## system
module system (clk, rst, ROM_IF_Q, ROM_W_Q, RAM_Q, ROM_IF_A, ROM_W_A,
  ROM_IF_OE, ROM_W_OE, RAM_A, RAM_WE, RAM_OE, RAM_D, done);
For scale: roughly 13,000 cells after synthesis, roughly 340 flip-flops, ~130 I/O pins, about 0.12 mm² of cells after synthesis.
clock: 33.4 ns
lec_check: 0
cap_margin: 20
core_margin: 2
core_utilization: 29
slew_margin: 20
run.sh (not shown) runs the stock make flow with config.mk's settings and CLKGATE_MAP_FILE=.
Change:
- CORE_UTILIZATION: 29 -> 67
- clock period: 33.4 -> 17.9 ns (I/O delays scaled with it)
What happened:
- With this change the flow finished but fails on setup timing
- worst hold slack gets better by 0.033 ns
- wire length came out higher by 1.7%
- count of clock-buffer cells in the layout rises by 7
- total power climbs by 97%
- synthesized cell count is unchanged
- via count increases by about 9%
- die area fell by 56%
- combinational power grows by about 140%
- sequential power came out higher by about 80%
- sequential cell count stays the same
Change:
- CORE_UTILIZATION: 67 -> 72
- CTS_CLUSTER_DIAMETER: unset -> 59
- clock period: 17.9 -> 13.9 ns (I/O delays scaled with it)
=>
- The new run completed and failed the layout checks on setup timing
- wire length came out higher by 7.8%
- count of clock-buffer cells in the layout rose by 21
- cell area increases by 1.9%
Change:
- PLACE_DENSITY_LB_ADDON: unset -> 0.05
- SETUP_SLACK_MARGIN: unset -> 4.12
- TNS_END_PERCENT: unset -> 5
The changed run produced a layout that fails on setup timing. Setup slack gets worse by 0.25 ns. Cell area came out higher by 0.63%. Total power came out higher by 4.1%. Fmax came out lower by 1.4%. Core utilization came out higher by 0.52 points. Die area does not change. Wire length came out higher by 11%. Combinational power came out higher by 5.2%. Cell count is about the same. Worst hold slack gets better by 0.022 ns.

Starting RTL as in the previous note.
Settings: LEC_CHECK=0, CAP_MARGIN=20, CORE_MARGIN=2, CORE_UTILIZATION=72, CTS_CLUSTER_DIAMETER=58, PLACE_DENSITY_LB_ADDON=0.18, SETUP_SLACK_MARGIN=2.76, SLEW_MARGIN=20; clock period 15.7 ns.
The starting point finished but failed the layout checks on setup timing.
Edit:
--- a/flow/config.mk
+++ b/flow/config.mk
@@ -9,6 +9,3 @@
 export CORE_MARGIN = 2
-export CORE_UTILIZATION = 72
-export CTS_CLUSTER_DIAMETER = 58
-export PLACE_DENSITY_LB_ADDON = 0.18
-export SETUP_SLACK_MARGIN = 2.76
+export CORE_UTILIZATION = 40
 export SLEW_MARGIN = 20
==> flow/constraint.sdc (replaced) <==
create_clock -name core_clock -period 22.0 [get_ports {clk}]
set_input_delay 4.4000 -clock core_clock [delete_from_list [all_inputs] [get_ports {clk}]]
set_output_delay 4.4000 -clock core_clock [all_outputs]
set_load 0.01 [all_outputs]
Outcome: The new run finished with timing, DRC and antenna clean. Cell area shrinks by 8.1%. Register-to-register slack is better by 6.9 ns. Global-route usage shrinks by 21 points. Setup slack is better by 3.5 ns. Clock skew grows by 0.024 ns. First-iteration DRC count shrinks by 36%. Worst hold slack is better by 0.020 ns. Non-clock buffer count shrinks by 1404. Synthesized area stays the same. Count of clock-buffer cells in the layout shrinks by 26.
Edit:
--- a/flow/config.mk
+++ b/flow/config.mk
@@ -7,5 +7,8 @@
 export LEC_CHECK = 0
+export ABC_AREA = 1
 export CAP_MARGIN = 20
 export CORE_MARGIN = 2
-export CORE_UTILIZATION = 40
+export CORE_UTILIZATION = 68
+export PLACE_DENSITY = 0.36
+export SETUP_SLACK_MARGIN = 1.82
 export SLEW_MARGIN = 20
==> flow/constraint.sdc (replaced) <==
create_clock -name core_clock -period 7.72 [get_ports {clk}]
set_input_delay 1.5440 -clock core_clock [delete_from_list [all_inputs] [get_ports {clk}]]
set_output_delay 1.5440 -clock core_clock [all_outputs]
set_load 0.01 [all_outputs]
Effect: This time the run died in global routing (5_1_grt), error GRT-0232. Synthesized area climbs slightly. Die area drops by well over a third. Synthesized cell count climbs by about a fifth.
Edit:
--- a/flow/config.mk
+++ b/flow/config.mk
@@ -7,8 +7,6 @@
 export LEC_CHECK = 0
-export ABC_AREA = 1
 export CAP_MARGIN = 20
 export CORE_MARGIN = 2
-export CORE_UTILIZATION = 68
-export PLACE_DENSITY = 0.36
-export SETUP_SLACK_MARGIN = 1.82
+export CORE_UTILIZATION = 40
+export MAX_ROUTING_LAYER = met4
 export SLEW_MARGIN = 20
==> flow/constraint.sdc (replaced) <==
create_clock -name core_clock -period 12.0 [get_ports {clk}]
set_input_delay 2.4000 -clock core_clock [delete_from_list [all_inputs] [get_ports {clk}]]
set_output_delay 2.4000 -clock core_clock [all_outputs]
set_load 0.01 [all_outputs]
Result: This time the run completed and failed the layout checks on setup timing. Die area grows by well over a third. Synthesized cell count falls by about a fifth. Area after synthesis is lower slightly.

## run A
system again, from the RTL that the note above started with.
clock: 13.5 ns
lec_check: 0
cap_margin: 20
core_margin: 2
core_utilization: 72
cts_cluster_diameter: 181
place_density_lb_addon: 0.01
slew_margin: 20
tns_end_percent: 5
Run A: flow complete, layout not clean; failing: negative setup slack
diff inputs: run A => run B
Settings: clearing PLACE_DENSITY_LB_ADDON, which used to be 0.01; clearing CTS_CLUSTER_DIAMETER, which used to be 181; putting PLACE_DENSITY at 0.36 where nothing was set; clearing TNS_END_PERCENT, which used to be 5; swapping 72 for 68 in CORE_UTILIZATION; swapping 13.5 for 7.72 in the clock period (ns, I/O delays scaled along).
- Run B and run A: no clean run
- | run A | all stages done | FAIL | negative setup slack |
- Run B: all stages done; final checks FAILED (negative setup slack).
- Run B vs run A: horizontal die size up by a few percent
- Run B vs run A, area taken by flip-flops and latches went up by 0.60%.
- Diff run A -> run B | total core area | increase of 11000 um2
- Diff run A -> run B: post-route worst setup slack has decreased; non-filler instance count after layout now larger; via count rose 4507.
- Delta (run B minus run A): mean area per synthesized cell has remained practically unchanged, total track usage has remained practically unchanged, clock tree buffer count of the final layout has decreased.
- Cmp run B vs run A: pre-CTS worst setup slack lower in run B
Edits applied to the flow inputs when going from run B to run C:
Settings: ABC_AREA now 1, previously not set; PLACE_DENSITY no longer set, was 0.36.
==> results <==
From run B to run C the numbers moved as follows: die size climbed 3600 um2, yosys synthesis chip area climbed 2400 um2. For the floorplan utilization, run C came in 0.24 points higher than run B did. Run C did not run to completion, as it errored out during global routing (5_1_grt). Run C: synthesized area 2400 um2 above run B. Number of gates resized after cts in run C vs run B: up about 50%. Share of synthesized cell area in and-or and or-and compound cells: run C vs run B down 0.69 points.
The following lists how run D was set up differently from run C:
Settings: SETUP_SLACK_MARGIN now 3.05, previously not set; CORE_UTILIZATION now 72, was 68; PLACE_DENSITY_LB_ADDON now 0.18, previously not set; the clock period (ns, I/O delays scaled along) now 12.5, was 7.72.
--- outcome ---
Yosys synthesis chip area: run D vs run C identical
Diff run C..run D | yosys stat cell total | unchanged
From run C to run D, synthesized cell count did not move at all.
Compared with run C, run D shows a lower total core area.
Taking run C as 1.0, run D lands at 1.06 on clock buffer count from CTS.
Run D: it failed with a tool error in global routing (5_1_grt), so there are no final results.
| setup slack after placement | run D vs run C | 4.14 ns higher |
Total of flip-flops plus latches after synthesis across run D and run C: no real change.
The number of rows created at floorplan of run D is lower than that of run C.
Power and IR drop assume default switching activity.
